$ cat flow/config.mk
export PLATFORM = sky130hd
export DESIGN_NAME = Top_convolution
export DESIGN_NICKNAME = Top_convolution
export VERILOG_FILES = /design/flow/design.v
export SDC_FILE = /design/flow/constraint.sdc
export NUM_CORES = 4
export LEC_CHECK = 0
export CAP_MARGIN = 25
export CORE_ASPECT_RATIO = 1.34
export CORE_MARGIN = 2
export CORE_UTILIZATION = 71
export CTS_CLUSTER_SIZE = 35
export MAX_ROUTING_LAYER = met4
export MIN_ROUTING_LAYER = met1
export PLACE_DENSITY = 0.65
export SETUP_SLACK_MARGIN = 1.07
export SLEW_MARGIN = 40
$ cat flow/constraint.sdc
create_clock -name core_clock -period 8.0 [get_ports {clk}]
set_input_delay 1.6000 -clock core_clock [delete_from_list [all_inputs] [get_ports {clk}]]
set_output_delay 1.6000 -clock core_clock [all_outputs]
set_load 0.01 [all_outputs]
$ cat flow/design.v
`timescale 1ns / 1ps
module Filter(
  	input clk,
	input rst,
	input en,
	input [3:0] addr,
	output reg [8:0] out
    );
reg signed [8:0] sobel_val;
always @(*) begin
	case(addr)
		4'd1, 4'd3, 4'd5, 4'd7: sobel_val = -9'sd1;
		4'd4: sobel_val = 9'sd4;
		default: sobel_val = 9'sd0;
	endcase
end
always@(posedge clk) begin
		if(rst) begin
			out <= 0;
		end
		if(en) begin
			out <= sobel_val;
		end
	end
endmodule
`timescale 1ns / 1ps
module convolution(
  	input clk,
	input signed [8:0] in1,  
	input signed [8:0] in2,
	input [8:0] height,
	input [8:0] width,
	input rst,
	input en,
	input clear,
	output reg [20:0] out,
	output reg done
    );
	reg signed [26:0] data;
	reg [9:0] counter;
	always@(posedge clk) begin
		if(rst || clear)
			counter <= 0;
		else if(en) begin
			if(counter < (height*width)) begin
				counter <= counter + 1;
			end
			else begin
				counter <= 1;
			end
		end
	end
	always@(posedge clk) begin
		if(rst || clear) begin
			data <= 0;
			done <= 0;
		end
		else if(en) begin
			if(counter < (height*width)) begin
				data <= data + in1*in2;
				done <= 0;
			end
			else begin
				if(data > 1048575)
					out <= 1048575;
				else if (data < -1048576) 
					out <= -1048576;
				else
					out <= data; 
				data <= in1*in2;
				done <= 1; 
			end
		end
	end
endmodule
`timescale 1ns / 1ps
module maxpool(
   	input signed [20:0] in,
	input clk,
	input rst,
	input en,
	input [3:0] factor,
	output reg done,
	output reg [20:0] out,
	output [20:0] max
    );
	reg signed [20:0] cur_max;
	reg signed [20:0] abs_max;
	reg [7:0] counter;
	wire [7:0] size;
	wire [4:0] addr;
	wire [20:0] tempout;
	assign addr = counter;
	assign size = factor*factor;
	assign tempout = cur_max;
	assign max = abs_max;
	always@(posedge clk) begin
		if(rst) begin
			cur_max <= 21'b100000000000000000000;
			abs_max <= 0;
			counter <= 0;
			done <= 0;
		end
		else begin
		done <= 0;
		if(en) begin
			if(counter < size) begin
				counter <= counter + 1;
				if(in > cur_max) begin
					cur_max <= in;
				end
			end
			else begin
				done <= 1;
				counter <= 1;
				out <= cur_max;
				cur_max <= in;
			end
			if(in > abs_max) begin
				abs_max <= in;
			end
		end
		end
	end
endmodule
`timescale 1ns / 1ps
module address_l1(
  	input clk,
	input rst,
	input en,
	input [8:0] ht_sm,
	input [8:0] ht_lg,
	input [8:0] wt_sm,
	input [8:0] wt_lg,
	input [9:0] count,
	output [17:0] address_lg,
	output reg conv_done
    );
	wire [8:0] addrx, addry;
	reg [8:0] ADDRX, ADDRY;
	reg [8:0] OFFSET_X, OFFSET_Y;
	assign addrx = ADDRX + OFFSET_X;
	assign addry = ADDRY + OFFSET_Y;
	assign address_lg = addrx + addry*wt_lg;
	always@(posedge clk) begin
		if(rst) begin
			ADDRX <= 0;
			ADDRY <= 0;
			OFFSET_X <= 0;
			OFFSET_Y <= 0;
			conv_done <= 0;
		end
		else if(en) begin
			if(ADDRX < (wt_sm-1)) begin
				ADDRX <= ADDRX + 1;
				conv_done <= 0;
			end
			else begin
				ADDRX <= 0;
				if(ADDRY < (ht_sm-1)) begin
					ADDRY <= ADDRY + 1;
				end
				else begin
					ADDRY <= 0;
				end
			end
			if (count==(ht_sm*wt_sm-1)) begin
				if(OFFSET_X < (wt_lg-wt_sm)) begin
					OFFSET_X <= OFFSET_X + 1;
				end
				else begin
					OFFSET_X <= 0;
					if(OFFSET_Y < (ht_lg-ht_sm)) begin
						OFFSET_Y <= OFFSET_Y + 1;
					end
					else begin
						ADDRX <= 0;
						ADDRY <= 0;
						OFFSET_X <= 0;
						OFFSET_Y <= 0;
						conv_done <= 1;
					end
				end
			end
		end
	end
endmodule
`timescale 1ns / 1ps
module address_l2(
	input clk,
	input rst,
	input en,
	input [8:0] ht_sm,
	input [8:0] ht_lg,
	input [8:0] wt_sm,
	input [8:0] wt_lg,
	input [9:0] count1,
	input [8:0] factor,
	output [17:0] address_lg,
	output reg conv_done
    );
	wire [8:0] addrx, addry;
	reg [8:0] ADDRX, ADDRY;
	reg [8:0] OFFSET_X1, OFFSET_Y1, OFFSET_X2, OFFSET_Y2;
	wire [9:0] limit1;
	wire [9:0] limit2;
	assign limit1 = ht_sm*wt_sm-1;
	assign limit2 = factor*factor-1;
	assign addrx = ADDRX + OFFSET_X1 + OFFSET_X2;
	assign addry = ADDRY + OFFSET_Y1 + OFFSET_Y2;
	assign address_lg = addrx + addry*wt_lg;
	reg [9:0] count2;
	always @(posedge clk) begin
		if (rst) begin
			count2 <= 0;
		end
		else if (en) begin
			if(count1 == limit1) begin
				if(count2 < limit2) begin
					count2 <= count2 + 1;
				end
				else 
					count2 <= 0;
			end
		end
	end
	always@(posedge clk) begin
		if(rst) begin
			ADDRX <= 0;
			ADDRY <= 0;
			OFFSET_X1 <= 0;
			OFFSET_Y1 <= 0;
			OFFSET_X2 <= 0;
			OFFSET_Y2 <= 0;
			conv_done <= 0; 
		end
		else if(en) begin
			if(ADDRX < (wt_sm-1)) begin
				ADDRX <= ADDRX + 1;
				conv_done <= 0;
			end
			else begin
				ADDRX <= 0;
				if(ADDRY < (ht_sm-1)) begin
					ADDRY <= ADDRY + 1;
				end
				else begin
					ADDRY <= 0;
				end
			end
			if (count1==limit1) begin
				if(OFFSET_X1 < factor-1) begin
					OFFSET_X1 <= OFFSET_X1 + 1;
				end
				else begin
					OFFSET_X1 <= 0;
					if(OFFSET_Y1 < factor-1) begin
						OFFSET_Y1 <= OFFSET_Y1 + 1;
					end
					else begin
						OFFSET_X1 <= 0;
						OFFSET_Y1 <= 0;
					end
				end
				if (count2==limit2) begin
					if(OFFSET_X2 < (wt_lg-wt_sm-factor*2+1)) begin
						OFFSET_X2 <= OFFSET_X2 + factor;
					end
					else begin
						OFFSET_X2 <= 0;
						if(OFFSET_Y2 < (ht_lg-ht_sm-factor*2+1)) begin
							OFFSET_Y2 <= OFFSET_Y2 + factor;
						end
						else begin
							ADDRX <= 0;
							ADDRY <= 0;
							OFFSET_X1 <= 0;
							OFFSET_Y1 <= 0;
							OFFSET_Y2 <= 0;
							conv_done <= 1;
						end
					end
				end
			end
		end
	end
endmodule
`timescale 1ns / 1ps
module Top_convolution(
 input clk,
	input rst,
	input start,
	input en,
	input [12:0] addr,
	output [20:0] out,
	output [20:0] max_pl,
	output reg done,
	output pat_en,
	output [9:0] pat_addr,
	input [7:0] pat_dout,
	output img_en,
	output [17:0] img_addr,
	input [7:0] img_dout,
	output pc_en,
	output pc_we,
	output [9:0] pc_addr,
	output [10:0] pc_din,
	input [10:0] pc_dout,
	output ic_en,
	output ic_we,
	output [17:0] ic_addr,
	output [10:0] ic_din,
	input [10:0] ic_dout,
	output pl_en,
	output pl_we,
	output [12:0] pl_addr,
	output [20:0] pl_din,
	input [20:0] pl_dout
    );
	assign out = out_pl;
	reg [8:0] HT_SM, WT_SM;
	wire [8:0] ht_sm, wt_sm; 
	reg [8:0] HT_LG, WT_LG;
	wire [8:0] ht_lg, wt_lg;
	assign ht_sm = HT_SM;
	assign wt_sm = WT_SM;
	assign ht_lg = HT_LG;
	assign wt_lg = WT_LG;
	parameter [8:0] height_fil = 10, width_fil = 8, side_lap = 3, height_filpro = 8, width_filpro = 6,
	height_image = 48, width_image = 40, height_impro = 46, width_impro = 38, factor = 5;
	parameter [3:0] idle = 0, setup = 1, conv_p1 = 2, conv_p2 = 3, delay_p1 = 4, delay_p2 = 5, maxpl = 6, read = 15;
	reg [3:0] current_state, next_state;
	wire done_conv, done_maxpl;
	reg en_conv;
	wire en_maxpl;
	reg en_cnt_l1, en_cnt_l2, en_cnt_sm;
	reg clear;
	wire conv_done_l1, conv_done_l2;
	reg [1:0] conv_sel;
	assign en_maxpl = (conv_sel==3)? done_conv:0;
	wire signed [8:0] in1, in2;
	wire [20:0] out_conv;
	assign in1 = (conv_sel==2'b00)? 0: 
					(conv_sel==2'b01)? out_f: 
					(conv_sel==2'b10)? out_i:out_ip[10:2];
	assign in2 = (conv_sel==2'b00)? 0: 
					(conv_sel==2'b11)? out_fp[10:2]: out_lap;
	wire signed [20:0] in_maxpl, out_maxpl;
	assign in_maxpl = out_conv;
	reg [9:0] ADDR_SM;
	wire [17:0] addr_lg_l1;
	wire [17:0] addr_lg_l2;
	reg [17:0] ADDR_OUT;
	wire en_f, en_i, en_fp, en_ip, en_lap, en_pl;
	reg wr_ip, wr_fp, wr_pl;
	wire [9:0] addr_f;
	wire [17:0] addr_i;
	wire [9:0] addr_fp;
	wire [17:0] addr_ip;
	wire [12:0] addr_pl;
	wire [3:0] addr_lap;
	wire [10:0] in_fp, in_ip;
	wire [10:0] out_fp, out_ip;
	wire signed [20:0] in_pl;
	assign in_fp = out_conv[10:0];
	assign in_ip = out_conv[10:0];
	assign in_pl = out_maxpl;
	wire signed [8:0] out_lap;
	wire signed [7:0] out_i, out_f;	
	wire signed [20:0] out_pl;
	assign en_lap = (conv_sel==3||conv_sel==0)? 0:1;
	assign en_f = (conv_sel==1)? 1:0;
	assign en_i = (conv_sel==2)? 1:0;
	assign en_fp = (conv_sel==0)? 0:
						(conv_sel==1)? done_conv:
						(conv_sel==3)? 1:0;
	assign en_ip = (conv_sel==0)? 0:
						(conv_sel==2)? done_conv:
						(conv_sel==3)? 1:0;
	assign en_pl = (done)? en:done_maxpl;
	assign addr_f = (conv_sel==1)? addr_lg_l1:0;
	assign addr_i = (conv_sel==2)? addr_lg_l1:0;
	assign addr_lap = (conv_sel==0||conv_sel==3)? 0:ADDR_SM;
	assign addr_ip = (conv_sel==0)? 0: 
						  (conv_sel==3)? addr_lg_l2:ADDR_OUT; 
	assign addr_fp = (conv_sel==0)? 0: 
						  (conv_sel==1)? ADDR_OUT[9:0]:ADDR_SM;
	assign addr_pl = (done)? addr:ADDR_OUT[12:0];
	Filter Sobel (
    .clk(clk), 
    .rst(rst), 
    .en(en_lap), 
    .addr(addr_lap),  
    .out(out_lap)
    );
	assign pat_en = en_f;
	assign pat_addr = addr_f;
	assign out_f = pat_dout;
	assign img_en = en_i;
	assign img_addr = addr_i;
	assign out_i = img_dout;
	assign pc_en = en_fp;
	assign pc_we = wr_fp;
	assign pc_addr = addr_fp;
	assign pc_din = in_fp;
	assign out_fp = pc_dout;
	assign ic_en = en_ip;
	assign ic_we = wr_ip;
	assign ic_addr = addr_ip;
	assign ic_din = in_ip;
	assign out_ip = ic_dout;
	assign pl_en = en_pl;
	assign pl_we = wr_pl;
	assign pl_addr = addr_pl;
	assign pl_din = in_pl;
	assign out_pl = pl_dout;
	wire out_trig;
	assign out_trig = (conv_sel==2'b11)? done_maxpl:done_conv;
	always@(posedge clk) begin
		if(rst || clear) begin
			ADDR_OUT <= 0;
		end
		else if(out_trig) begin
			ADDR_OUT <= ADDR_OUT + 1;
		end	
	end
	address_l1 addr_l1 (
    .clk(clk), 
    .rst(rst||clear), 
    .en(en_cnt_l1), 
    .ht_sm(ht_sm), 
    .ht_lg(ht_lg), 
    .wt_sm(wt_sm), 
    .wt_lg(wt_lg), 
    .count(ADDR_SM), 
    .address_lg(addr_lg_l1), 
    .conv_done(conv_done_l1)
    );
	address_l2 addr_l2 (
    .clk(clk), 
    .rst(rst||clear), 
    .en(en_cnt_l2), 
    .ht_sm(ht_sm), 
    .ht_lg(ht_lg), 
    .wt_sm(wt_sm), 
    .wt_lg(wt_lg), 
	 .count1(ADDR_SM),
    .factor(factor), 
    .address_lg(addr_lg_l2), 
    .conv_done(conv_done_l2)
    );
	always@(posedge clk) begin
		if(rst||clear) begin
			ADDR_SM <= 0;
		end
		else if(en_cnt_l1||en_cnt_l2) begin
			if(ADDR_SM < (ht_sm*wt_sm-1)) begin
				ADDR_SM <= ADDR_SM + 1;
			end
			else begin
				ADDR_SM <= 0;
			end	
		end
	end
	convolution convolution (
	 .clk(clk),
    .in1(in1), 
    .in2(in2), 
    .height(ht_sm), 
    .width(wt_sm), 
    .rst(rst), 
    .en(en_conv), 
	 .clear(clear),
    .out(out_conv), 
    .done(done_conv)
    );
	maxpool maxpool (
    .in(in_maxpl), 
    .clk(clk), 
    .rst(rst), 
    .en(en_maxpl), 
    .factor(factor), 
    .done(done_maxpl), 
    .out(out_maxpl),
	 .max(max_pl)
    );
	always @(posedge clk) begin 
		if (rst) begin
			HT_SM <= 0;
			WT_SM <= 0;
			HT_LG <= 0;
			WT_SM <= 0;
			en_conv <= 0;
			en_cnt_l1 <= 0;
			en_cnt_l2 <= 0;
			wr_ip <= 0;
			wr_fp <= 0;
			wr_pl <= 0;
			clear <= 0;
			conv_sel <= 2'b00;
			done <= 0;
			current_state <= idle;
		end
		else
		case(current_state)
			idle: begin
				if(start)
					current_state <= setup;
				else
					current_state <= idle;
			end
			setup: begin
				case(conv_sel) 
					0: begin
						HT_SM <= side_lap;
						WT_SM <= side_lap;
						HT_LG <= height_fil;
						WT_LG <= width_fil;
						en_cnt_l1 <= 1;
						wr_fp <= 1;
						conv_sel <= 2'b01;
					end
					1: begin
						HT_SM <= side_lap;
						WT_SM <= side_lap;
						HT_LG <= height_image;
						WT_LG <= width_image;
						en_cnt_l1 <= 1;
						wr_ip <= 1;
						conv_sel <= 2'b10;
					end
					2: begin
						HT_SM <= height_filpro;
						WT_SM <= width_filpro;
						HT_LG <= height_impro;
						WT_LG <= width_impro;
						en_cnt_l2 <= 1;
						wr_pl <= 1;
						conv_sel <= 2'b11;
					end
				endcase
				current_state <= conv_p1;
			end
			conv_p1: begin
				en_conv <= 1;
				if(conv_done_l1) begin
					en_cnt_l1 <= 0;
					current_state <= conv_p2;
				end
				else if(conv_sel != 3)
					current_state <= conv_p1;
				else
					current_state <= maxpl;
			end
			conv_p2: begin
				en_conv <= 0;
				current_state <= delay_p1;
			end
			maxpl: begin
				if(conv_done_l2) begin
					en_cnt_l2 <= 0;
					current_state <= delay_p1;
				end
				else
					current_state <= maxpl;
			end
			delay_p1: begin
				if(conv_sel==3) begin
					if(done_maxpl) begin
						clear <= 1;
						wr_pl <= 0;
						current_state <= delay_p2;
					end
					else 
						current_state <= delay_p1;
				end
				else begin
					clear <= 1;
					wr_fp <= 0;
					wr_ip <= 0;
					current_state <= delay_p2;
				end
			end
			delay_p2: begin
				clear <= 0;
				if (conv_sel != 3) 
					current_state <= setup;
				else begin
					current_state <= read;
					conv_sel <= 2'b00;
				end
			end
			read: begin
				conv_sel <= 2'b00;
				done <= 1;
			end
		endcase
	end
endmodule
$ cat flow/run.sh
#!/bin/bash
# the make line also repeats each setting of config.mk as NAME=value (left out here)
make -C /OpenROAD-flow-scripts/flow DESIGN_CONFIG=/design/flow/config.mk WORK_HOME=/design/flow/orfs CLKGATE_MAP_FILE= finish
==> results of run 1 <==
==> stage by stage <==
| stage | total power [mW] | setup TNS, ps | hold WS (ps) | util, % | instances |
|---|---|---|---|---|---|
| 4_1_cts | 3.96 | -611 | 443 | 88.3 | 3923 |
| 2_1_floorplan | 2.12 | -187 | 398 | - | 3065 |
| 3_3_place_gp | 2.37 | -4450 | 416 | 81.6 | 3811 |
| 5_1_grt | 4.27 | -10410 | 457 | 91.8 | 3986 |
| 6_report | 4.20 | -8300 | 444 | 91.8 | 3986 |
| 3_5_place_dp | 2.41 | -5980 | 419 | 81.7 | 3811 |
==> timing repair <==
| action | 4_1_cts | 5_1_grt |
|---|---|---|
| pin swaps | 206 | 192 |
| setup endpoints to repair | 46 | 48 |
| resized | 397 | 188 |
| gates cloned | 0 | 0 |
| buffers inserted | 56 | 41 |
==> cell type report <==
cell class,count,area share [%]
repair buffers,491,12.2
clock buffers,40,2.40
flip-flops and latches,293,18.6
clock inverters,16,0.706
well taps,504,1.84
multi-input cells,2325,60.8
diodes,22,0.161
inverters,295,3.28
==> routing by layer <==
| layer | track usage, % | share of wire, % | up-vias |
|---|---|---|---|
| li1 | - | - | 11300 |
| met1 | 45.8 | 30 | 13100 |
| met3 | 11.7 | 13 | 1126 |
| met4 | 34.2 | 11 | 0 |
| met5 | - | 0 | - |
| met2 | 75.1 | 45 | 2541 |
==> changes_impl.md, run 1 <==
### Changed

- Status: failed layout checks
- Violated checks: setup timing
- Required @ worst endpoint: 6400 ps
- Period Utilization, post-route: 113%
- Launching element type of the critical path: register
- Share of synthesized cell area in and, or, nand and nor gates: 18.3%
- Post-DR vias/cell: 7.04
- Die W: 172 um
- Wirelength, routed: 109,000 um
- Number of stages on the worst hold path: 1
- Number of max-capacitance violations reported: 0
- Commonest cells post-synth: ha_1 (376), inv_1 (295), nor2_1 (258)
- Pin count of the biggest net entering global routing: 55
- Cell with the most instances on the worst path: inv_1
- Wire length of the first global-routing pass: 136,000 um
- Clock tree from TritonCTS: done
- Fraction of power spent switching nets: 31.8%
- Kind of cell with the highest combined delay on the critical path: adder cells
- XORs/XNORs by Area: 5.56%
- WHS Endpoint: en_conv$_SDFFE_PP0P_
- Sequential element share of the synthesized area: 23.7%
- Number of antenna violations at the first check in global routing: 18
- Number of sinks driven by the clock tree: 293
- Comb. cell area: 20,800 um2
- Drt initial violations: 3,887
- Clk power: 1.57 mW
- Adder Area Share: 27.4%
- Slew @ Worst Pin: 1010 ps
- Via count of the first global-routing pass: 26,500
- Setup WS pre-CTS: -1100 ps
- Core area: 37,200 um2
- Critical R2R Launch: conv_sel[3]$_DFF_P_
- Fmax achieved: 111 MHz
- Timing endpoint of the critical path: img_addr[15]
- Reported combinational group power: 1.06 mW
- Unrepaired setup endpoints after global routing: yes
- Fin area: 34,200 um2
- Classification of the worst setup path: register to primary output
- CP Depth: 29
- Final number of max-transition violations: 0
- I/O pin count: 239
- Number of cells in the yosys synthesis report: 3,064
- Pre-antenna DRT Iters: 14
- Area growth syn-to-layout: 27.7%
- Number of hold violations in the final report: 0
- Number of core rows: 82
- Clk latency late pin: 620 ps
- Crit path max fanout: 4
- Detailed-route wire length per cell: 27.3 um
- Initial cell density of the core: 71.9%
- Endpoint arrival time on the critical path: 7430 ps
- Setup slack on the worst flop-to-flop path: -130 ps
- Post-route ant nets: 0
- Post-cts hold-fix buffer tally: 0
- Seq group: 1.57 mW
- Total die size: 39,300 um2
- Slowest Stage Delay on Critical Path: 540 ps
- Worst relative slew slack: 32.5%
- Share of flip-flops with an asynchronous set or reset after synthesis: 0%
- Post-Synthesis Mean Instance Area: 8.74 um2
- Commonest flop: dfxtp_1
- OpenROAD warning count: 60
- All-Layer GR Usage: 45.5%
- Cell type with the highest aggregate area in the netlist: dfxtp_1
- Critical Path Slowest Stage Cell: fa_1
- Setup skew after layout: 25.4 ps
- Biggest area cells: dfxtp_1 (18%), ha_1 (18%), fa_1 (9.8%)
- R2R Path End: convolution.data[26]$_SDFFE_PP0P_
- Cell Type Count: 94
- Startpoint of the most critical hold path: current_state[6]$_DFF_P_
- Buffer type at the clock tree root: clkbuf_16
- Final net count: 4,019
- Power Density: 123 nW/um2
- Final Critical Period: 9030 ps
- Number of cells produced by synthesis: 3,064
- Count of yosys warnings during synthesis: 6
- Total setup violations reported at the end of the flow: 23
- Tally of buffers added on design ports: 190
- WP buf/inv: 9
- Total vias in the final route: 28,100
- Chip area from the yosys synthesis statistics: 26,800 um2
- Number of flops mapped to enable cells by yosys: 47
- Worst-case clock buffer depth: 3
- Clock-pin slew reported for the worst setup and hold paths after clock tree synthesis: 70 ps
- Post-detailed-placement cell area: 30,400 um2
- Overflow after GRT: 0
- Maximum level of the CTS H-tree: 1
- Switch Pwr: 1.33 mW
- Share of Yosys cell area claimed by the top area cell type: 18.4%
- Number of fill cells: 1,426
- Worst reg2reg path depth: 30
- Final HPWL from detailed placement: 58,400 um
- Multiplexer share of the synthesized area: 3.86%
- Compound-cell area share of the yosys netlist: 14.2%
- Cell internal power dissipation: 2.86 mW
- DRC: 0
- Sequential fraction of design power: 37.5%
- Part of the power in the clock network: 37.3%
- Beginning of the critical path: addr_l1.OFFSET_Y[1]$_SDFFE_PP0P_
- Total area of sequential cells: 6350 um2
- Part of the total power dissipated in combinational logic: 25.2%
- Critical Path End Type: primary output
- Largest power group: registers
- Leading cell type by number of instances after synthesis: ha_1
- TritonCTS Buffers: 30
- Tightest Hold Check Type: register to register
- Routability-driven placement congestion ratio: 0.990
- Crit path setup slack, layout: -1030 ps
- Count of state elements after synthesis: 293
- Leakage dissipation: 15.4 nW
- Die height: 229 um
- Cell area after synthesis: 26,800 um2
- Dominant combinational cell family by area after synthesis: adder cells
- Maximum vdd drop: 0.000184 V
==> run 2: changes to the inputs <==
- CAP_MARGIN: 25 -> 20
- CORE_ASPECT_RATIO: 1.34 -> unset
- CORE_UTILIZATION: 71 -> 70
- CTS_CLUSTER_DIAMETER: unset -> 56
- CTS_CLUSTER_SIZE: 35 -> 49
- HOLD_SLACK_MARGIN: unset -> -0.1
- MAX_ROUTING_LAYER: met4 -> unset
- MIN_ROUTING_LAYER: met1 -> unset
- PLACE_DENSITY: 0.65 -> unset
- SETUP_SLACK_MARGIN: 1.07 -> 1.8
- SLEW_MARGIN: 40 -> 20
- clock period: 8.0 -> 7.19 ns (I/O delays scaled with it)
==> run 2 against run 1 <==
  * Still fails the layout checks on setup timing
  * Largest power group is now the clock network
  * Count of clock-buffer cells in the layout shrank 8
  * Highest routed layer is now met5
  * Global-route usage down 3.9 points
  * Sequential power increased by about 10%
==> changes_impl.md, run 2 <==
### Changed

- Multiplexer share of the synthesized area: 3.86%
- Wirelength, routed: 114,000 um
- Clk latency late pin: 680 ps
- Endpoint arrival time on the critical path: 7990 ps
- Pre-antenna DRT Iters: 11
- Post-Synthesis Mean Instance Area: 8.74 um2
- Slew @ Worst Pin: 1130 ps
- Number of flops mapped to enable cells by yosys: 47
- Total setup violations reported at the end of the flow: 41
- Drt initial violations: 4,589
- Clock-pin slew reported for the worst setup and hold paths after clock tree synthesis: 90 ps
- Overflow after GRT: 0
- I/O pin count: 239
- Worst-case clock buffer depth: 3
- Setup WS pre-CTS: -1610 ps
- Post-DR vias/cell: 7.16
- Beginning of the critical path: addr_l1.OFFSET_Y[2]$_SDFFE_PP0P_
- Sequential fraction of design power: 36.8%
- Clk power: 1.80 mW
- Die W: 200 um
- Detailed-route wire length per cell: 28.5 um
- Count of state elements after synthesis: 293
- R2R Path End: convolution.data[25]$_SDFFE_PP0P_
- XORs/XNORs by Area: 5.56%
- Startpoint of the most critical hold path: maxpool.cur_max[15]$_SDFFE_PP0P_
- Wire length of the first global-routing pass: 132,000 um
- Sequential element share of the synthesized area: 23.7%
- Total die size: 39,800 um2
- All-Layer GR Usage: 41.7%
- Tightest Hold Check Type: register to register
- Share of synthesized cell area in and, or, nand and nor gates: 18.3%
- Setup slack on the worst flop-to-flop path: -1320 ps
- Number of core rows: 71
- Share of Yosys cell area claimed by the top area cell type: 18.4%
- Worst reg2reg path depth: 32
- Total vias in the final route: 28,700
- Seq group: 1.76 mW
- Fraction of power spent switching nets: 35.8%
- WP buf/inv: 3
- WHS Endpoint: maxpool.out[15]$_DFFE_PP_
- Required @ worst endpoint: 5750 ps
- Leading cell type by number of instances after synthesis: ha_1
- Tally of buffers added on design ports: 190
- Initial cell density of the core: 71.1%
- Power Density: 137 nW/um2
- Number of hold violations in the final report: 0
- DRC: 0
- Core area: 37,700 um2
- Chip area from the yosys synthesis statistics: 26,800 um2
- Critical Path End Type: primary output
- Classification of the worst setup path: register to primary output
- TritonCTS Buffers: 30
- Final HPWL from detailed placement: 55,100 um
- Timing endpoint of the critical path: img_addr[11]
- Via count of the first global-routing pass: 26,000
- Violated checks: setup timing
- Launching element type of the critical path: register
- Number of max-capacitance violations reported: 0
- Crit path cell chain: ha_1, a21oi_2, nor2_1, nor2_2, o21bai_1, a21oi_2, o21bai_1, a21oi_2, xnor2_2, and2_4, ha_4, fa_1, ha_1, inv_1, fa_1, inv_1, ha_1, ha_4, o21ai_4, o21bai_1, xnor2_1, nor2_1, buf_2
- Share of flip-flops with an asynchronous set or reset after synthesis: 0%
- Reported combinational group power: 1.22 mW
- Biggest area cells: dfxtp_1 (18%), ha_1 (18%), fa_1 (9.8%)
- Crit path setup slack, layout: -2240 ps
- Worst relative slew slack: 24.6%
- Critical Path Slowest Stage Cell: dfxtp_1
- Maximum level of the CTS H-tree: 1
- Final net count: 4,049
- Routability-driven placement congestion ratio: 0.925
- Pin count of the biggest net entering global routing: 72
- Number of antenna violations at the first check in global routing: 20
- Period Utilization, post-route: 131%
- Count of yosys warnings during synthesis: 6
- CP Depth: 23
- Part of the total power dissipated in combinational logic: 25.5%
- Cell Type Count: 94
- Commonest cells post-synth: ha_1 (376), inv_1 (295), nor2_1 (258)
- Final core area utilization: 92.6%
- Post-route ant nets: 0
- Commonest flop: dfxtp_1
- Die height: 200 um
- Critical R2R Launch: conv_sel[1]$_DFF_P_
- Fmax achieved: 106 MHz
- Final number of max-transition violations: 0
- Buffer type at the clock tree root: clkbuf_16
- Part of the power in the clock network: 37.7%
- Number of cells produced by synthesis: 3,064
- OpenROAD warning count: 60
- Compound-cell area share of the yosys netlist: 14.2%
- Number of sinks driven by the clock tree: 293
- Setup skew after layout: 84.1 ps
- Unrepaired setup endpoints after global routing: yes
- Cell type with the highest aggregate area in the netlist: dfxtp_1
- Switch Pwr: 1.71 mW
- Maximum vdd drop: 0.000228 V
- Status: failed layout checks
- Number of cells in the yosys synthesis report: 3,064
- Adder Area Share: 27.4%
- Kind of cell with the highest combined delay on the critical path: adder cells
- Cell internal power dissipation: 3.07 mW
- Leakage dissipation: 15.5 nW
- Slowest Stage Delay on Critical Path: 800 ps
- Cell area after synthesis: 26,800 um2
- Number of stages on the worst hold path: 0
- Post-cts hold-fix buffer tally: 0
- Fin Hold WS: 470 ps
- Clock tree from TritonCTS: done
- Crit path max fanout: 3
- Dominant combinational cell family by area after synthesis: adder cells
- Largest power group: the clock network
- Final Critical Period: 9430 ps
- Area growth syn-to-layout: 30.3%
run 2: final cells by class:
| class | count | area (um2) |
|---|---|---|
| clock buffers | 32 | 758 |
| clock inverters | 24 | 350 |
| well taps | 511 | 639 |
| inverters | 295 | 1130 |
| repair buffers | 520 | 4490 |
| flip-flops and latches | 293 | 6360 |
| diodes | 11 | 27.5 |
| multi-input cells | 2326 | 21100 |
| fillers | 1294 | 2800 |
run 2: repair_timing:
action                     4_1_cts  5_1_grt
resized                        374      247
gates cloned                     0        1
pin swaps                      189      165
setup buffers                   53       57
setup endpoints to repair       98      113
run 2: per-layer routing:
layer | share of wire (%) | vias to the layer above | routed length [um] | GRT usage [%]
li1 | - | 11300 | - | -
met1 | 32 | 13200 | 36000 | 49.4
met2 | 42 | 2923 | 47800 | 72.0
met3 | 15 | 1209 | 17600 | 7.86
met4 | 11 | 26 | 12200 | 21.4
met5 | 0.55 | - | 631 | 0
run 2: metrics by stage:
step	std cells	cell area, um2	setup TNS [ps]	total power, mW
after floorplan	3065	27400	-2990	2.36
after global placement	3834	30800	-17310	2.61
after detailed placement	3834	30800	-19430	2.66
after CTS	3943	33300	-6640	4.46
after global routing	4006	34900	-42110	4.84
final	4012	34900	-37760	4.78
==> run 3: changes to the inputs <==
- ABC_AREA: unset -> 1
- CAP_MARGIN: 20 -> 25
- CORE_ASPECT_RATIO: unset -> 1.34
- CORE_UTILIZATION: 70 -> 68
- CTS_CLUSTER_DIAMETER: 56 -> unset
- CTS_CLUSTER_SIZE: 49 -> unset
- HOLD_SLACK_MARGIN: -0.1 -> unset
- MAX_ROUTING_LAYER: unset -> met4
- MIN_ROUTING_LAYER: unset -> met1
- PLACE_DENSITY: unset -> 0.65
- SETUP_SLACK_MARGIN: 1.8 -> 1.07
- SLEW_MARGIN: 20 -> 40
- clock period: 7.19 -> 6.62 ns (I/O delays scaled with it)
==> run 3 against run 2 <==
  * The run now fails in global routing (5_1_grt)
  * Synthesized cell count increased by 23%
  * Synthesized area increased by 3.5%
  * Die area increased by 6.4%
==> changes_impl.md, run 3 <==
### Physical design

- Total die size: 42,400 um2
- Commonest flop: dfxtp_1
- Number of sinks driven by the clock tree: 293
- Setup WS pre-CTS: -1110 ps
- Dominant combinational cell family by area after synthesis: adder cells
- Stopping stage: global routing (5_1_grt)
- I/O pin count: 239
- Leading cell type by number of instances after synthesis: nand2_1
- Count of state elements after synthesis: 293
- Routability-driven placement congestion ratio: 0.976
- Number of flops mapped to enable cells by yosys: 47
- Buffer type at the clock tree root: clkbuf_16
- Multiplexer share of the synthesized area: 0.0361%
- Worst-case clock buffer depth: 3
- Cell Type Count: 67
- Core area: 40,200 um2
- Compound-cell area share of the yosys netlist: 12.2%
- Post-detailed-placement cell area: 32,800 um2
- Initial cell density of the core: 68.9%
- Cell area after synthesis: 27,700 um2
- Number of instances in the placed design: 4,649
- Number of core rows: 85
- Share of flip-flops with an asynchronous set or reset after synthesis: 0%
- Post-Synthesis Mean Instance Area: 7.33 um2
- Final HPWL from detailed placement: 67,000 um
- Count of yosys warnings during synthesis: 6
- Commonest cells post-synth: nand2_1 (685), inv_1 (605), nor2_1 (383)
- Tally of buffers added on design ports: 190
- Biggest area cells: dfxtp_1 (18%), ha_1 (17%), fa_1 (9.5%)
- Status: did not finish
- Die W: 178 um
- Chip area from the yosys synthesis statistics: 27,700 um2
- TritonCTS Buffers: 31
- Number of cells in the yosys synthesis report: 3,776
- Share of synthesized cell area in and, or, nand and nor gates: 23.8%
- XORs/XNORs by Area: 3.73%
- Adder Area Share: 26.5%
- Sequential element share of the synthesized area: 22.9%
- Share of Yosys cell area claimed by the top area cell type: 17.8%
- Maximum level of the CTS H-tree: 1
- Number of cells produced by synthesis: 3,776
- Die height: 238 um
- Cell type with the highest aggregate area in the netlist: dfxtp_1
run 3: through the flow:
| stage | hold WS, ps | util, % |
|---|---|---|
| after floorplan | 394 | - |
| after global placement | 417 | 81.5 |
| after detailed placement | 434 | 81.6 |
| after CTS | 447 | 88.6 |
run 3: timing repair:
action                                  4_1_cts
setup buffers                                46
endpoints found under the setup margin       54
gates cloned                                  1
resized                                     505
hold buffers                                  0
pin swaps                                   269
==> run 4: changes to the inputs <==
- CAP_MARGIN: 25 -> 20
- CORE_ASPECT_RATIO: 1.34 -> unset
- CORE_UTILIZATION: 68 -> 72
- CTS_CLUSTER_DIAMETER: unset -> 308
- CTS_CLUSTER_SIZE: unset -> 95
- MAX_ROUTING_LAYER: met4 -> unset
- MIN_ROUTING_LAYER: met1 -> unset
- PLACE_DENSITY: 0.65 -> unset
- SETUP_SLACK_MARGIN: 1.07 -> unset
- SLEW_MARGIN: 40 -> 20
- clock period: 6.62 -> 5.63 ns (I/O delays scaled with it)
==> run 4 against run 3 <==
  * The flow again stops in global routing (5_1_grt)
  * Synthesized area unchanged
  * Synthesized cell count stayed put
  * Die area decreased by 5.5%
==> changes_impl.md, run 4 <==
### Physical design

- Cell type with the highest aggregate area in the netlist: dfxtp_1
- TritonCTS Buffers: 7
- Worst-case clock buffer depth: 3
- Count of state elements after synthesis: 293
- Compound-cell area share of the yosys netlist: 12.2%
- Die W: 200 um
- Die height: 200 um
- Number of flops mapped to enable cells by yosys: 47
- Biggest area cells: dfxtp_1 (18%), ha_1 (17%), fa_1 (9.5%)
- Commonest flop: dfxtp_1
- Share of flip-flops with an asynchronous set or reset after synthesis: 0%
- Leading cell type by number of instances after synthesis: nand2_1
- Cell Type Count: 67
- Buffer type at the clock tree root: clkbuf_16
- Setup WS pre-CTS: -1830 ps
- Routability-driven placement congestion ratio: 1.01
- Dominant combinational cell family by area after synthesis: adder cells
- Initial cell density of the core: 73.3%
- Overflow after GRT: 20
- Stopping stage: global routing (5_1_grt)
- Multiplexer share of the synthesized area: 0.0361%
- Adder Area Share: 26.5%
- Number of cells produced by synthesis: 3,776
- Chip area from the yosys synthesis statistics: 27,700 um2
- Post-Synthesis Mean Instance Area: 7.33 um2
- Total die size: 40,000 um2
- Final HPWL from detailed placement: 70,500 um
- XORs/XNORs by Area: 3.73%
- All-Layer GR Usage: 72.5%
- Tally of buffers added on design ports: 190
- Post-cts hold-fix buffer tally: 0
- Cell area after synthesis: 27,700 um2
- Share of synthesized cell area in and, or, nand and nor gates: 23.8%
- Count of yosys warnings during synthesis: 6
- Maximum level of the CTS H-tree: 1
- Sequential element share of the synthesized area: 22.9%
- Share of Yosys cell area claimed by the top area cell type: 17.8%
- Commonest cells post-synth: nand2_1 (685), inv_1 (605), nor2_1 (383)
- Number of sinks driven by the clock tree: 293
- I/O pin count: 239
- Number of cells in the yosys synthesis report: 3,776
- Number of core rows: 71
- Tool error message: [ERROR GRT-0116] Global routing finished with congestion. Check the congestion regions in the DRC Viewer.
- Status: did not finish
- Core area: 37,800 um2
-- run 4: stage by stage --
step	utilization (%)	instances	instance area, um2
CTS	95.9	4831	36200
detailed placement	88.2	4713	33300
floorplan	-	3777	28700
global placement	88.2	4713	33300
-- run 4: routing by layer --
metal	GRT usage, %	GRT overflow
met5	17.1	0
met4	75.1	7
met3	51.8	0
met2	93.2	12
met1	72.3	1
-- run 4: repair_timing --
item / 4_1_cts
setup buffers: 116
resized: 614
gates cloned: 2
setup endpoints to repair: 54
pin swaps: 287
==> run 5: changes to the inputs <==
- ABC_AREA: 1 -> unset
- CORE_UTILIZATION: 72 -> 65
- CTS_CLUSTER_DIAMETER: 308 -> unset
- CTS_CLUSTER_SIZE: 95 -> unset
- SETUP_SLACK_MARGIN: unset -> 2.38
- clock period: 5.63 -> 8.36 ns (I/O delays scaled with it)
==> run 5 against run 4 <==
  * Now clean on timing, DRC and antenna
  * Synthesized cell count is 19% lower
  * Synthesized area is 3.3% lower
  * Die area is 6.9% higher
==> changes_impl.md, run 5 <==
### Changed

- Status: complete, no violations
- Worst relative slew slack: 26.0%
- Startpoint of the most critical hold path: current_state[6]$_DFF_P_
- Routability-driven placement congestion ratio: 0.926
- Power Density: 122 nW/um2
- Number of instances in the placed design: 3,768
- Total vias in the final route: 24,100
- Cell type with the highest aggregate area in the netlist: dfxtp_1
- Number of antenna violations at the first check in global routing: 1
- Unrepaired setup endpoints after global routing: yes
- DRC: 0
- Post-detailed-placement cell area: 30,100 um2
- Busiest grt layer: met2
- Worst-case clock buffer depth: 3
- Crit path max fanout: 3
- Reported combinational group power: 0.908 mW
- Pin count of the biggest net entering global routing: 103
- Tightest Hold Check Type: register to register
- Final core area utilization: 83.7%
- Total setup violations reported at the end of the flow: 0
- Fmax achieved: 120 MHz
- Core area: 40,700 um2
- Adder Area Share: 27.4%
- Tally of buffers added on design ports: 190
- Part of the total power dissipated in combinational logic: 21.8%
- Cell internal power dissipation: 2.93 mW
- Dominant combinational cell family by area after synthesis: adder cells
- Clock-pin slew reported for the worst setup and hold paths after clock tree synthesis: 60 ps
- Part of the power in the clock network: 42.0%
- I/O pin count: 239
- Number of core rows: 74
- All-Layer GR Usage: 34.0%
- Clk power: 1.74 mW
- Total die size: 42,800 um2
- Fin area: 34,100 um2
- Setup WS pre-CTS: -854 ps
- Met3 GRT Util: 5.56%
- Count of yosys warnings during synthesis: 6
- XORs/XNORs by Area: 5.56%
- Period Utilization, post-route: 99.4%
- Wirelength, routed: 78,500 um
- OpenROAD warning count: 63
- Number of flops mapped to enable cells by yosys: 47
- Buffer type at the clock tree root: clkbuf_16
- WHS Endpoint: en_conv$_SDFFE_PP0P_
- Final HPWL from detailed placement: 52,600 um
- Total area of sequential cells: 6380 um2
- Die W: 207 um
- Leakage dissipation: 15.2 nW
- Multiplexer share of the synthesized area: 3.86%
- Maximum vdd drop: 0.000109 V
- Number of cells produced by synthesis: 3,064
- Switch Pwr: 1.23 mW
- Comb. cell area: 20,900 um2
- Final number of max-transition violations: 0
- Maximum level of the CTS H-tree: 2
- Initial cell density of the core: 65.7%
- Final net count: 3,963
- Commonest flop: dfxtp_1
- Commonest cells post-synth: ha_1 (376), inv_1 (295), nor2_1 (258)
- Number of fill cells: 2,309
- Beginning of the critical path: addr_l2.OFFSET_Y2[1]$_SDFFE_PP0P_
- Fraction of power spent switching nets: 29.6%
- Biggest area cells: dfxtp_1 (18%), ha_1 (18%), fa_1 (9.8%)
- Drt initial violations: 1,915
- Number of hold violations in the final report: 0
- Clk latency late pin: 570 ps
- Setup slack on the worst flop-to-flop path: 430 ps
- Post-route ant nets: 0
- Critical Path Slowest Stage Cell: fa_1
- Leading cell type by number of instances after synthesis: ha_1
- Count of state elements after synthesis: 293
- Post-DR vias/cell: 6.11
- Number of sinks driven by the clock tree: 293
- Number of stages on the worst hold path: 1
- Sequential element share of the synthesized area: 23.7%
- Sequential fraction of design power: 36.2%
- Cell with the most instances on the worst path: fa_1
- Classification of the worst setup path: register to primary output
- Seq group: 1.51 mW
- Required @ worst endpoint: 6690 ps
- Worst reg2reg path depth: 32
- WP buf/inv: 5
- Clock tree from TritonCTS: done
- Slew @ Worst Pin: 1110 ps
- Timing endpoint of the critical path: ic_addr[12]
- Cell area after synthesis: 26,800 um2
- CP Depth: 26
- Chip area from the yosys synthesis statistics: 26,800 um2
- Die height: 207 um
- Critical Path End Type: primary output
- Via count of the first global-routing pass: 24,000
- Kind of cell with the highest combined delay on the critical path: adder cells
- Crit path setup slack, layout: 50.7 ps
- Detailed-route wire length per cell: 19.9 um
- Launching element type of the critical path: register
- Slowest Stage Delay on Critical Path: 520 ps
- Post-Synthesis Mean Instance Area: 8.74 um2
- TritonCTS Buffers: 37
- Final non-filler cell total: 3,942
- Critical R2R Launch: conv_sel[1]$_DFF_P_
- Wire length of the first global-routing pass: 118,000 um
- Cell Type Count: 94
- Final Critical Period: 8310 ps
- Endpoint arrival time on the critical path: 6640 ps
- Setup skew after layout: 23.3 ps
- Number of cells in the yosys synthesis report: 3,064
- Share of Yosys cell area claimed by the top area cell type: 18.4%
- R2R Path End: convolution.data[26]$_SDFFE_PP0P_
- Area growth syn-to-layout: 27.4%
- Share of synthesized cell area in and, or, nand and nor gates: 18.3%
- Number of max-capacitance violations reported: 0
- Compound-cell area share of the yosys netlist: 14.2%
- Overflow after GRT: 0
- Pre-antenna DRT Iters: 5
- Share of flip-flops with an asynchronous set or reset after synthesis: 0%
- Largest power group: the clock network
- Fraction of met1 tracks used by global routing: 43.4%
- Met2 track demand over resource in global routing: 57.5%
==> run 5: layout make-up <==
type / instances / area share (%)
clock buffers: 45 / 2.92
clock inverters: 23 / 0.917
flip-flops and latches: 293 / 18.7
diodes: 1 / 0.00734
well taps: 532 / 1.95
multi-input cells: 2325 / 61.2
inverters: 295 / 3.29
repair buffers: 428 / 11.0
==> run 5: timing repair <==
action / CTS / global route
gates resized: 383 / 215
hold buffers: 0 / 0
setup buffers: 63 / 42
pin swaps: 188 / 172
endpoints found under the setup margin: 54 / 71
==> run 5: metrics by stage <==
stage | TNS, ps | total power [mW] | hold WS [ps]
6_report | 0 | 4.16 | 463
5_1_grt | -392 | 4.31 | 471
4_1_cts | 0 | 4.04 | 455
3_5_place_dp | -3650 | 2.26 | 444
3_3_place_gp | -2150 | 2.23 | 428
2_1_floorplan | 0 | 2.03 | 398
==> run 5: per-layer routing <==
layer	routed length, um	part of all wire (%)
met4	2760	3.5
met1	32200	41
met5	0	0
met2	38200	49
met3	5380	6.9
==> run 6: changes to the inputs <==
- CAP_MARGIN: 20 -> 40
- CELL_PAD_IN_SITES_DETAIL_PLACEMENT: unset -> 1
- CORE_UTILIZATION: 65 -> 38
- GPL_ROUTABILITY_DRIVEN: unset -> 1
- GPL_TIMING_DRIVEN: unset -> 0
- MAX_ROUTING_LAYER: unset -> met4
- PLACE_DENSITY: unset -> 0.84
- SETUP_SLACK_MARGIN: 2.38 -> unset
- SLEW_MARGIN: 20 -> 15
- clock period: 8.36 -> 6.43 ns (I/O delays scaled with it)
==> run 6 against run 5 <==
  * The run now fails in global routing (5_1_grt)
  * Synthesized area is the same
  * Die area grew 69%
  * Synthesized cell count is the same
==> changes_impl.md, run 6 <==
### Physical design

- Number of cells in the yosys synthesis report: 3,064
- Commonest flop: dfxtp_1
- Compound-cell area share of the yosys netlist: 14.2%
- Sequential element share of the synthesized area: 23.7%
- XORs/XNORs by Area: 5.56%
- I/O pin count: 239
- Total die size: 72,600 um2
- Count of yosys warnings during synthesis: 6
- Dominant combinational cell family by area after synthesis: adder cells
- Adder Area Share: 27.4%
- Cell Type Count: 94
- Die height: 269 um
- Setup WS pre-CTS: -3200 ps
- Status: did not finish
- Post-Synthesis Mean Instance Area: 8.74 um2
- Chip area from the yosys synthesis statistics: 26,800 um2
- Stopping stage: global routing (5_1_grt)
- Share of flip-flops with an asynchronous set or reset after synthesis: 0%
- Initial cell density of the core: 38.3%
- TritonCTS Buffers: 35
- Count of state elements after synthesis: 293
- Cell type with the highest aggregate area in the netlist: dfxtp_1
- Biggest area cells: dfxtp_1 (18%), ha_1 (18%), fa_1 (9.8%)
- Multiplexer share of the synthesized area: 3.86%
- Tally of buffers added on design ports: 211
- Cell area after synthesis: 26,800 um2
- Number of flops mapped to enable cells by yosys: 47
- Share of Yosys cell area claimed by the top area cell type: 18.4%
- Maximum level of the CTS H-tree: 2
- Buffer type at the clock tree root: clkbuf_16
- Number of cells produced by synthesis: 3,064
- Worst-case clock buffer depth: 3
- Number of core rows: 97
- Leading cell type by number of instances after synthesis: ha_1
- Number of sinks driven by the clock tree: 293
- Routability-driven placement congestion ratio: 0.957
- Share of synthesized cell area in and, or, nand and nor gates: 18.3%
- Final HPWL from detailed placement: 84,900 um
- Commonest cells post-synth: ha_1 (376), inv_1 (295), nor2_1 (258)
- Die W: 269 um
- Core area: 69,900 um2
-- run 6: what timing repair did --
item	CTS
setup endpoints to repair	61
pin swaps	156
resized	502
hold buffers	0
buffers inserted	114
-- run 6: metrics by stage --
step	total power, mW	hold slack, ps	instance area (um2)	cells	utilization [%]
floorplan	2.64	398	27200	3065	-
CTS	5.38	468	34100	4398	48.8
detailed placement	3.02	440	30500	4223	43.7
global placement	2.88	429	30500	4216	43.6
==> run 7: changes to the inputs <==
- CAP_MARGIN: 40 -> 20
- CELL_PAD_IN_SITES_DETAIL_PLACEMENT: 1 -> unset
- CORE_UTILIZATION: 38 -> 70
- CTS_CLUSTER_DIAMETER: unset -> 56
- CTS_CLUSTER_SIZE: unset -> 49
- GPL_ROUTABILITY_DRIVEN: 1 -> unset
- GPL_TIMING_DRIVEN: 0 -> unset
- HOLD_SLACK_MARGIN: unset -> 0.3
- MAX_ROUTING_LAYER: met4 -> unset
- PLACE_DENSITY: 0.84 -> unset
- SETUP_SLACK_MARGIN: unset -> 2.05
- SLEW_MARGIN: 15 -> 20
- clock period: 6.43 -> 7.66 ns (I/O delays scaled with it)
==> run 7 against run 6 <==
  * Now fails the layout checks on setup timing
  * Die area decreased by 45%
  * Synthesized area stayed put
  * Synthesized cell count stayed put
==> changes_impl.md, run 7 <==
### Changed

- Cell with the most instances on the worst path: fa_1
- Via count of the first global-routing pass: 25,100
- Violated checks: setup timing
- Commonest cells post-synth: ha_1 (376), inv_1 (295), nor2_1 (258)
- Endpoint arrival time on the critical path: 8980 ps
- Setup slack on the worst flop-to-flop path: -510 ps
- Core area: 37,700 um2
- Classification of the worst setup path: input port to register
- Number of max-capacitance violations reported: 0
- Total vias in the final route: 26,400
- Biggest area cells: dfxtp_1 (18%), ha_1 (18%), fa_1 (9.8%)
- Compound-cell area share of the yosys netlist: 14.2%
- Setup skew after layout: 21.6 ps
- DRC: 0
- Comb. cell area: 20,700 um2
- Status: failed layout checks
- Post-route ant nets: 0
- XORs/XNORs by Area: 5.56%
- WHS Endpoint: maxpool.out[9]$_DFFE_PP_
- WP buf/inv: 6
- Number of cells in the yosys synthesis report: 3,064
- Critical Path End Type: register
- Reported combinational group power: 1.07 mW
- Fraction of power spent switching nets: 33.3%
- Share of synthesized cell area in and, or, nand and nor gates: 18.3%
- Switch Pwr: 1.44 mW
- Final core area utilization: 90.1%
- Largest power group: registers
- Critical R2R Launch: conv_sel[1]$_DFF_P_
- Die W: 200 um
- Count of state elements after synthesis: 293
- Die height: 200 um
- Final non-filler cell total: 3,941
- Number of antenna violations at the first check in global routing: 2
- Slew @ Worst Pin: 909 ps
- All-Layer GR Usage: 39.2%
- Worst reg2reg path depth: 29
- Final Critical Period: 8440 ps
- Number of sinks driven by the clock tree: 293
- Period Utilization, post-route: 110%
- Chip area from the yosys synthesis statistics: 26,800 um2
- Clk power: 1.61 mW
- Seq group: 1.64 mW
- Tightest Hold Check Type: register to register
- Count of yosys warnings during synthesis: 6
- Clock tree from TritonCTS: done
- Tally of buffers added on design ports: 190
- Number of cells produced by synthesis: 3,064
- Total setup violations reported at the end of the flow: 30
- Post-detailed-placement cell area: 30,600 um2
- Part of the power in the clock network: 37.2%
- Slowest Stage Delay on Critical Path: 720 ps
- Final number of max-transition violations: 0
- Share of Yosys cell area claimed by the top area cell type: 18.4%
- Adder Area Share: 27.4%
- Wirelength, routed: 94,500 um
- Timing endpoint of the critical path: convolution.data[26]$_SDFFE_PP0P_
- Number of instances in the placed design: 3,804
- Fin area: 33,900 um2
- Startpoint of the most critical hold path: maxpool.cur_max[9]$_SDFFE_PP0P_
- Number of stages on the worst hold path: 0
- Unrepaired setup endpoints after global routing: yes
- Overflow after GRT: 0
- Worst relative slew slack: 39.0%
- Number of flops mapped to enable cells by yosys: 47
- Critical Path Slowest Stage Cell: a2111oi_4
- Setup WS pre-CTS: -1190 ps
- Power Density: 127 nW/um2
- Drt initial violations: 3,229
- Required @ worst endpoint: 8200 ps
- Buffer type at the clock tree root: clkbuf_16
- Part of the total power dissipated in combinational logic: 24.7%
- Post-Synthesis Mean Instance Area: 8.74 um2
- I/O pin count: 239
- Number of core rows: 71
- OpenROAD warning count: 61
- Maximum level of the CTS H-tree: 1
- Beginning of the critical path: img_dout[2]
- Dominant combinational cell family by area after synthesis: adder cells
- Cell type with the highest aggregate area in the netlist: dfxtp_1
- Final net count: 3,989
- Crit path max fanout: 3
- Pre-antenna DRT Iters: 7
- TritonCTS Buffers: 29
- Area growth syn-to-layout: 26.8%
- Detailed-route wire length per cell: 24.0 um
- Commonest flop: dfxtp_1
- Clk latency late pin: 620 ps
- Total die size: 39,800 um2
- Leading cell type by number of instances after synthesis: ha_1
- Launching element type of the critical path: input port
- Maximum vdd drop: 0.000185 V
- Sequential fraction of design power: 38.1%
- R2R Path End: convolution.data[26]$_SDFFE_PP0P_
- Leakage dissipation: 15.3 nW
- Crit path setup slack, layout: -778 ps
- Worst-case clock buffer depth: 3
- Sequential element share of the synthesized area: 23.7%
- CP Depth: 29
- Fmax achieved: 119 MHz
- Cell Type Count: 94
- Cell internal power dissipation: 2.88 mW
- Routability-driven placement congestion ratio: 0.941
- Initial cell density of the core: 71.1%
- Total area of sequential cells: 6370 um2
- Number of hold violations in the final report: 0
- Share of flip-flops with an asynchronous set or reset after synthesis: 0%
- Cell area after synthesis: 26,800 um2
- Number of fill cells: 1,642
- Wire length of the first global-routing pass: 125,000 um
- Kind of cell with the highest combined delay on the critical path: adder cells
- Clock-pin slew reported for the worst setup and hold paths after clock tree synthesis: 80 ps
- Multiplexer share of the synthesized area: 3.86%
- Pin count of the biggest net entering global routing: 71
- Post-DR vias/cell: 6.69
- Final HPWL from detailed placement: 54,900 um
==> run 7: metal layers <==
layer  global-route usage [%]  wire [um]  up-vias
met5                        0         13        -
met4                     18.6       7480        2
met3                     6.68      10800      681
met2                     68.1      43400     2034
met1                     47.2      32900    12400
li1                         -          -    11200
==> run 7: what timing repair did <==
action | in CTS | in global routing
pin swaps | 161 | 128
endpoints found under the hold margin | 0 | 0
cloned | 0 | 0
gates resized | 321 | 174
hold buffers | 0 | 0
setup buffers | 51 | 31
endpoints found under the setup margin | 80 | 100
==> run 7: final cells by class <==
class | count | area share (%)
timing repair buffer | 462 | 11.8
clock inverter | 23 | 0.870
clock buffer | 31 | 2.25
tap | 511 | 1.88
inverter | 295 | 3.29
multi-input combinational | 2325 | 61.1
antenna | 1 | 0.00737
sequential | 293 | 18.8
==> run 7: through the flow <==
step	setup TNS [ps]	hold WS, ps	total power, mW
final	-10000	467	4.32
after global routing	-13470	474	4.42
after CTS	-1370	438	4.12
after detailed placement	-9990	426	2.50
after global placement	-8250	427	2.45
after floorplan	-459	398	2.21
==> run 8: changes to the inputs <==
- ABC_AREA: unset -> 1
- CAP_MARGIN: 20 -> 5
- CELL_PAD_IN_SITES_DETAIL_PLACEMENT: unset -> 2
- CELL_PAD_IN_SITES_GLOBAL_PLACEMENT: unset -> 2
- CORE_ASPECT_RATIO: unset -> 1.92
- CORE_UTILIZATION: 70 -> 40
- CTS_CLUSTER_DIAMETER: 56 -> 36
- CTS_CLUSTER_SIZE: 49 -> 83
- GPL_ROUTABILITY_DRIVEN: unset -> 0
- GPL_TIMING_DRIVEN: unset -> 0
- HOLD_SLACK_MARGIN: 0.3 -> unset
- MAX_ROUTING_LAYER: unset -> met4
- MIN_ROUTING_LAYER: unset -> met2
- PLACE_DENSITY_LB_ADDON: unset -> 0.11
- SETUP_SLACK_MARGIN: 2.05 -> 1.07
- SLEW_MARGIN: 20 -> 10
- clock period: 7.66 -> 5.75 ns (I/O delays scaled with it)
==> run 8 against run 7 <==
  * The flow now stops in global routing (5_1_grt)
  * Die area up 79%
  * Synthesized cell count up 23%
  * Synthesized area up 3.5%
==> changes_impl.md, run 8 <==
### Physical design

- Share of flip-flops with an asynchronous set or reset after synthesis: 0%
- Commonest flop: dfxtp_1
- Leading cell type by number of instances after synthesis: nand2_1
- Final HPWL from detailed placement: 98,300 um
- Cell type with the highest aggregate area in the netlist: dfxtp_1
- Maximum level of the CTS H-tree: 2
- Sequential element share of the synthesized area: 22.9%
- Number of flops mapped to enable cells by yosys: 47
- Buffer type at the clock tree root: clkbuf_16
- Status: did not finish
- Total die size: 71,500 um2
- Cell Type Count: 67
- Number of sinks driven by the clock tree: 293
- Tool error message: [ERROR GRT-0116] Global routing finished with congestion. Check the congestion regions in the DRC Viewer.
- Number of cells in the yosys synthesis report: 3,776
- TritonCTS Buffers: 48
- Post-Synthesis Mean Instance Area: 7.33 um2
- Worst-case clock buffer depth: 3
- Dominant combinational cell family by area after synthesis: adder cells
- Die W: 194 um
- Number of cells produced by synthesis: 3,776
- Compound-cell area share of the yosys netlist: 12.2%
- Count of yosys warnings during synthesis: 6
- All-Layer GR Usage: 78.9%
- I/O pin count: 239
- Biggest area cells: dfxtp_1 (18%), ha_1 (17%), fa_1 (9.5%)
- Number of instances in the placed design: 4,866
- Number of core rows: 133
- Share of synthesized cell area in and, or, nand and nor gates: 23.8%
- Share of Yosys cell area claimed by the top area cell type: 17.8%
- Tally of buffers added on design ports: 210
- Cell area after synthesis: 27,700 um2
- Post-cts hold-fix buffer tally: 0
- Adder Area Share: 26.5%
- Count of state elements after synthesis: 293
- Stopping stage: global routing (5_1_grt)
- Initial cell density of the core: 40.4%
- Die height: 369 um
- XORs/XNORs by Area: 3.73%
- Core area: 68,600 um2
- Chip area from the yosys synthesis statistics: 27,700 um2
- Overflow after GRT: 6
- Commonest cells post-synth: nand2_1 (685), inv_1 (605), nor2_1 (383)
- Multiplexer share of the synthesized area: 0.0361%
==> run 8: repair_timing <==
item	4_1_cts
resized	425
pin swaps	128
setup buffers	96
endpoints found under the setup margin	177
==> run 8: layer usage <==
layer  GRT overflow  global-route usage, %
met5              -                      -
met4              2                   63.7
met3              3                   77.4
met2              1                   87.1
met1              -                      -
==> run 8: through the flow <==
stage	area [um2]	setup TNS (ps)	utilization (%)	worst slack, ps
2_1_floorplan	28800	-14930	-	-742
3_3_place_gp	32000	-85190	46.7	-3290
3_5_place_dp	32100	-97510	46.8	-3520
4_1_cts	35800	-63180	52.3	-1950
==> run 9: changes to the inputs <==
- ABC_AREA: 1 -> unset
- CAP_MARGIN: 5 -> 20
- CELL_PAD_IN_SITES_DETAIL_PLACEMENT: 2 -> unset
- CELL_PAD_IN_SITES_GLOBAL_PLACEMENT: 2 -> unset
- CORE_ASPECT_RATIO: 1.92 -> 0.51
- CORE_UTILIZATION: 40 -> 41
- CTS_CLUSTER_DIAMETER: 36 -> unset
- CTS_CLUSTER_SIZE: 83 -> 68
- GPL_TIMING_DRIVEN: 0 -> unset
- MIN_ROUTING_LAYER: met2 -> unset
- PLACE_DENSITY_LB_ADDON: 0.11 -> 0.14
- SETUP_SLACK_MARGIN: 1.07 -> -0.98
- SLEW_MARGIN: 10 -> 0
- TNS_END_PERCENT: unset -> 80
- clock period: 5.75 -> 10.5 ns (I/O delays scaled with it)
==> run 9 against run 8 <==
  * Now clean on timing, DRC and antenna
  * Die area down 5.6%
  * Synthesized area is 3.3% lower
  * Synthesized cell count down 19%
==> changes_impl.md, run 9 <==
### Changed

- Die height: 186 um
- Beginning of the critical path: addr_l2.OFFSET_Y2[1]$_SDFFE_PP0P_
- Number of cells in the yosys synthesis report: 3,064
- XORs/XNORs by Area: 5.56%
- Launching element type of the critical path: register
- Critical Path End Type: primary output
- Cell type with the highest aggregate area in the netlist: dfxtp_1
- Clock tree from TritonCTS: done
- CP Depth: 25
- Wire length of the first global-routing pass: 121,000 um
- Compound-cell area share of the yosys netlist: 14.2%
- OpenROAD warning count: 55
- Commonest flop: dfxtp_1
- Area growth syn-to-layout: 13.2%
- Tally of buffers added on design ports: 190
- Number of hold violations in the final report: 0
- Total Power Consumption: 2.91 mW
- Crit path max fanout: 5
- Chip area from the yosys synthesis statistics: 26,800 um2
- Setup WS pre-CTS: 332 ps
- Detailed-route wire length per cell: 19.3 um
- Diodes inserted: 0
- Pin count of the biggest net entering global routing: 75
- Slew @ Worst Pin: 1170 ps
- Final number of max-transition violations: 0
- Number of gates resized after cts: 0
- Critical R2R Launch: Sobel.out[7]$_SDFFCE_PP0P_
- Total die size: 67,500 um2
- Initial cell density of the core: 41.7%
- Kind of cell with the highest combined delay on the critical path: adder cells
- Number of cells produced by synthesis: 3,064
- Classification of the worst setup path: register to primary output
- Fin Hold WS: 464 ps
- Post-cts hold-fix buffer tally: 0
- Tightest Hold Check Type: register to register
- Final Critical Period: 9990 ps
- Commonest cells post-synth: ha_1 (376), inv_1 (295), nor2_1 (258)
- Dominant combinational cell family by area after synthesis: adder cells
- Post-DR vias/cell: 5.47
- Maximum vdd drop: 0.000132 V
- Total setup violations reported at the end of the flow: 0
- Unrepaired setup endpoints after global routing: no
- Required @ worst endpoint: 8400 ps
- Leakage dissipation: 13.5 nW
- Buffers inserted by post-CTS timing repair: 0
- Drt initial violations: 1,817
- Number of core rows: 66
- Cell internal power dissipation: 2.04 mW
- Worst relative slew slack: 21.5%
- Number of max-capacitance violations reported: 0
- Critical Path Slowest Stage Cell: or4b_2
- Total vias in the final route: 22,100
- Pre-antenna DRT Iters: 5
- Overflow after GRT: 0
- Wirelength, routed: 78,000 um
- Count of state elements after synthesis: 293
- Part of the total power dissipated in combinational logic: 19.1%
- Multiplexer share of the synthesized area: 3.86%
- Number of sinks driven by the clock tree: 293
- TritonCTS Buffers: 29
- WHS Endpoint: maxpool.out[9]$_DFFE_PP_
- Reported combinational group power: 0.556 mW
- Cell with the most instances on the worst path: fa_1
- Fmax achieved: 100 MHz
- All-Layer GR Usage: 23.3%
- Biggest area cells: dfxtp_1 (18%), ha_1 (18%), fa_1 (9.8%)
- Cell Type Count: 94
- Clk power: 1.15 mW
- Setup skew after layout: 33.6 ps
- Adder Area Share: 27.4%
- Part of the power in the clock network: 39.6%
- Number of flops mapped to enable cells by yosys: 47
- Seq group: 1.20 mW
- Buffer type at the clock tree root: clkbuf_16
- Power Density: 95.9 nW/um2
- Endpoint arrival time on the critical path: 7890 ps
- Worst reg2reg path depth: 29
- Final non-filler cell total: 4,044
- Share of Yosys cell area claimed by the top area cell type: 18.4%
- DRC: 0
- Fraction of power spent switching nets: 29.8%
- Period Utilization, post-route: 95.1%
- Sum Neg Setup Slack: 0 ps
- Clock-pin slew reported for the worst setup and hold paths after clock tree synthesis: 70 ps
- Number of antenna violations at the first check in global routing: 1
- Switch Pwr: 0.866 mW
- Timing endpoint of the critical path: ic_addr[12]
- Cell area after synthesis: 26,800 um2
- Number of instances in the placed design: 3,990
- Share of flip-flops with an asynchronous set or reset after synthesis: 0%
- Setup slack on the worst flop-to-flop path: 1460 ps
- Worst-case clock buffer depth: 3
- Startpoint of the most critical hold path: maxpool.cur_max[9]$_SDFFE_PP0P_
- Final net count: 3,754
- R2R Path End: convolution.data[26]$_SDFFE_PP0P_
- Final HPWL from detailed placement: 63,000 um
- Status: complete, no violations
- Sequential fraction of design power: 41.2%
- Largest power group: registers
- I/O pin count: 239
- Number of stages on the worst hold path: 0
- Core area: 64,200 um2
- Post-route ant nets: 0
- Leading cell type by number of instances after synthesis: ha_1
- Clk latency late pin: 590 ps
- WP buf/inv: 4
- Slowest Stage Delay on Critical Path: 600 ps
- Count of yosys warnings during synthesis: 6
- Share of synthesized cell area in and, or, nand and nor gates: 18.3%
- Post-Synthesis Mean Instance Area: 8.74 um2
- Via count of the first global-routing pass: 20,700
- Crit path setup slack, layout: 514 ps
- Sequential element share of the synthesized area: 23.7%
- Maximum level of the CTS H-tree: 1
- Die W: 362 um
run 9: area by class of cell:
type,count,area (um2)
clock buffers,33,762
clock inverters,21,260
fillers,6097,33900
inverters,295,1110
multi-input cells,2325,18600
flip-flops and latches,293,6340
well taps,850,1060
repair buffers,227,2190
run 9: routing by layer:
| layer | track usage (%) | wire length [um] | vias to the layer above |
|---|---|---|---|
| li1 | - | - | 10800 |
| met1 | 39.3 | 43700 | 10700 |
| met2 | 29.1 | 28400 | 608 |
| met3 | 2.92 | 5160 | 49 |
| met4 | 2.45 | 719 | 0 |
| met5 | - | 0 | - |
run 9: through the flow:
step	utilization [%]	instance area (um2)
2_1_floorplan	-	26800
3_3_place_gp	45.6	29300
3_5_place_dp	45.6	29300
4_1_cts	47.2	30300
5_1_grt	47.2	30300
6_report	47.2	30300
Power figures rest on the tool's default switching activity, not on a simulated workload.
